==> job 2300: inputs <==
## PWM_duty_cycle
module PWM_duty_cycle (
    input clk,            
    input rst,            
    input pwm_in,         
    output reg [7:0] duty_cycle   
);
clock: 110.0 ns
lec_check: 0
cap_margin: 20
cell_pad_in_sites_global_placement: 2
core_aspect_ratio: 0.73
core_margin: 9
core_utilization: 52
cts_cluster_diameter: 53
gpl_timing_driven: 0
min_routing_layer: met2
place_density_lb_addon: 0.05
slew_margin: 15
tns_end_percent: 45
run.sh (not shown) runs the stock make flow with config.mk's settings and CLKGATE_MAP_FILE=.
==> inputs of job 6134, as changes to job 2300 <==
ABC_AREA = 1   (was unset)
CELL_PAD_IN_SITES_GLOBAL_PLACEMENT = unset   (was 2)
CORE_ASPECT_RATIO = unset   (was 0.73)
CORE_MARGIN = 2   (was 9)
CORE_UTILIZATION = 69   (was 52)
CTS_CLUSTER_DIAMETER = unset   (was 53)
CTS_CLUSTER_SIZE = 72   (was unset)
GPL_TIMING_DRIVEN = unset   (was 0)
MIN_ROUTING_LAYER = unset   (was met2)
PLACE_DENSITY_LB_ADDON = unset   (was 0.05)
SLEW_MARGIN = 20   (was 15)
TNS_END_PERCENT = unset   (was 45)
==> flow/constraint.sdc (replaced) <==
create_clock -name core_clock -period 46.2 [get_ports {clk}]
set_input_delay 9.2400 -clock core_clock [delete_from_list [all_inputs] [get_ports {clk}]]
set_output_delay 9.2400 -clock core_clock [all_outputs]
set_load 0.01 [all_outputs]
==> qor summary <==
FP Util: job 6134 0.700; job 2300 0.528
Post-synth area from yosys stat: job 6134 42,300 sq um; job 2300 40,000 sq um
Area fraction in compound gates after synthesis: job 6134 0.162; job 2300 0.325
Simple-gate portion of the synthesized area: job 6134 0.464; job 2300 0.290
Share of synthesized area spent on multiplexers: job 6134 0.000503; job 2300 0.0475
Register area share after synthesis: job 6134 0.0249; job 2300 0.0263
Die H: job 6134 252 um; job 2300 255 um
Yosys top cell area share: job 6134 0.147; job 2300 0.140
Area of the core: job 6134 60,500 sq um; job 2300 75,900 sq um
Yosys cell count: job 6134 7,125; job 2300 5,606
Cell with the most instances after synthesis: job 6134 nand2_1; job 2300 nor2_1
Syn avg cell area: job 6134 5.94 sq um; job 2300 7.14 sq um
Distinct cell type count after synthesis: job 6134 87; job 2300 192
Die W: job 6134 252 um; job 2300 343 um
Netlist area before placement: job 6134 42,300 sq um; job 2300 40,000 sq um
Die Size: job 6134 63,300 sq um; job 2300 87,400 sq um
Synthesized netlist net count: job 6134 7,588; job 2300 6,069
Outcome: job 6134 aborted with a tool error; job 2300 aborted with a tool error
Last stage reached: job 6134 3_5_place_dp; job 2300 3_1_place_gp_skip_io


==> build 61: inputs <==
Starting RTL as in the previous note.
Settings: LEC_CHECK=0, ABC_AREA=1, CAP_MARGIN=10, CORE_MARGIN=2, CORE_UTILIZATION=71, CTS_CLUSTER_DIAMETER=342, CTS_CLUSTER_SIZE=34, HOLD_SLACK_MARGIN=-0.1, MAX_ROUTING_LAYER=met4, PLACE_DENSITY=0.63, SLEW_MARGIN=20; clock period 61.4 ns.
==> inputs of trial 3, as changes to build 61 <==
Settings changed: ABC_AREA 1 to unset, CAP_MARGIN 10 to 20, CORE_UTILIZATION 71 to 65, CTS_CLUSTER_DIAMETER 342 to unset, CTS_CLUSTER_SIZE 34 to unset, HOLD_SLACK_MARGIN -0.1 to unset, PLACE_DENSITY 0.63 to unset.
==> flow/constraint.sdc (replaced) <==
create_clock -name core_clock -period 84.0 [get_ports {clk}]
set_input_delay 16.8000 -clock core_clock [delete_from_list [all_inputs] [get_ports {clk}]]
set_output_delay 16.8000 -clock core_clock [all_outputs]
set_load 0.01 [all_outputs]
==> inputs of build 13, as changes to build 61 <==
Settings changed: CAP_MARGIN 10 to 20, CORE_UTILIZATION 71 to 72, CTS_CLUSTER_DIAMETER 342 to 255, CTS_CLUSTER_SIZE 34 to 98, HOLD_SLACK_MARGIN -0.1 to unset, MAX_ROUTING_LAYER met4 to unset, PLACE_DENSITY 0.63 to 0.42, TNS_END_PERCENT set to 20.
==> flow/constraint.sdc (replaced) <==
create_clock -name core_clock -period 65.2 [get_ports {clk}]
set_input_delay 13.0400 -clock core_clock [delete_from_list [all_inputs] [get_ports {clk}]]
set_output_delay 13.0400 -clock core_clock [all_outputs]
set_load 0.01 [all_outputs]
==> inputs of trial 63, as changes to build 61 <==
Settings changed: ABC_AREA 1 to unset, CAP_MARGIN 10 to 20, CORE_UTILIZATION 71 to 68, CTS_CLUSTER_DIAMETER 342 to unset, CTS_CLUSTER_SIZE 34 to unset, HOLD_SLACK_MARGIN -0.1 to unset, MAX_ROUTING_LAYER met4 to unset, PLACE_DENSITY 0.63 to unset, SLEW_MARGIN 20 to 5, TNS_END_PERCENT set to 70.
==> flow/constraint.sdc (replaced) <==
create_clock -name core_clock -period 110.0 [get_ports {clk}]
set_input_delay 22.0000 -clock core_clock [delete_from_list [all_inputs] [get_ports {clk}]]
set_output_delay 22.0000 -clock core_clock [all_outputs]
set_load 0.01 [all_outputs]
==> comparison <==
- In synthesized cell count, build 61 and build 13 do not differ.
- Of trial 63 and build 13, build 13 has the higher final cell count (gap 24%, measured against build 13).
- Critical path depth, lowest first: build 13, trial 63, trial 3.
- Build 61 failed in 5_1_grt, error GRT-0232. Trial 63 completed without violations. Build 13 ran to the end with violations: negative setup slack. Trial 3 completed, yet does not pass: negative setup slack.
- Between build 13 and trial 63, the lower first-iteration DRC count is in trial 63 (gap 22%, measured against trial 63).
- In die area, trial 63 and build 13 hardly differ.
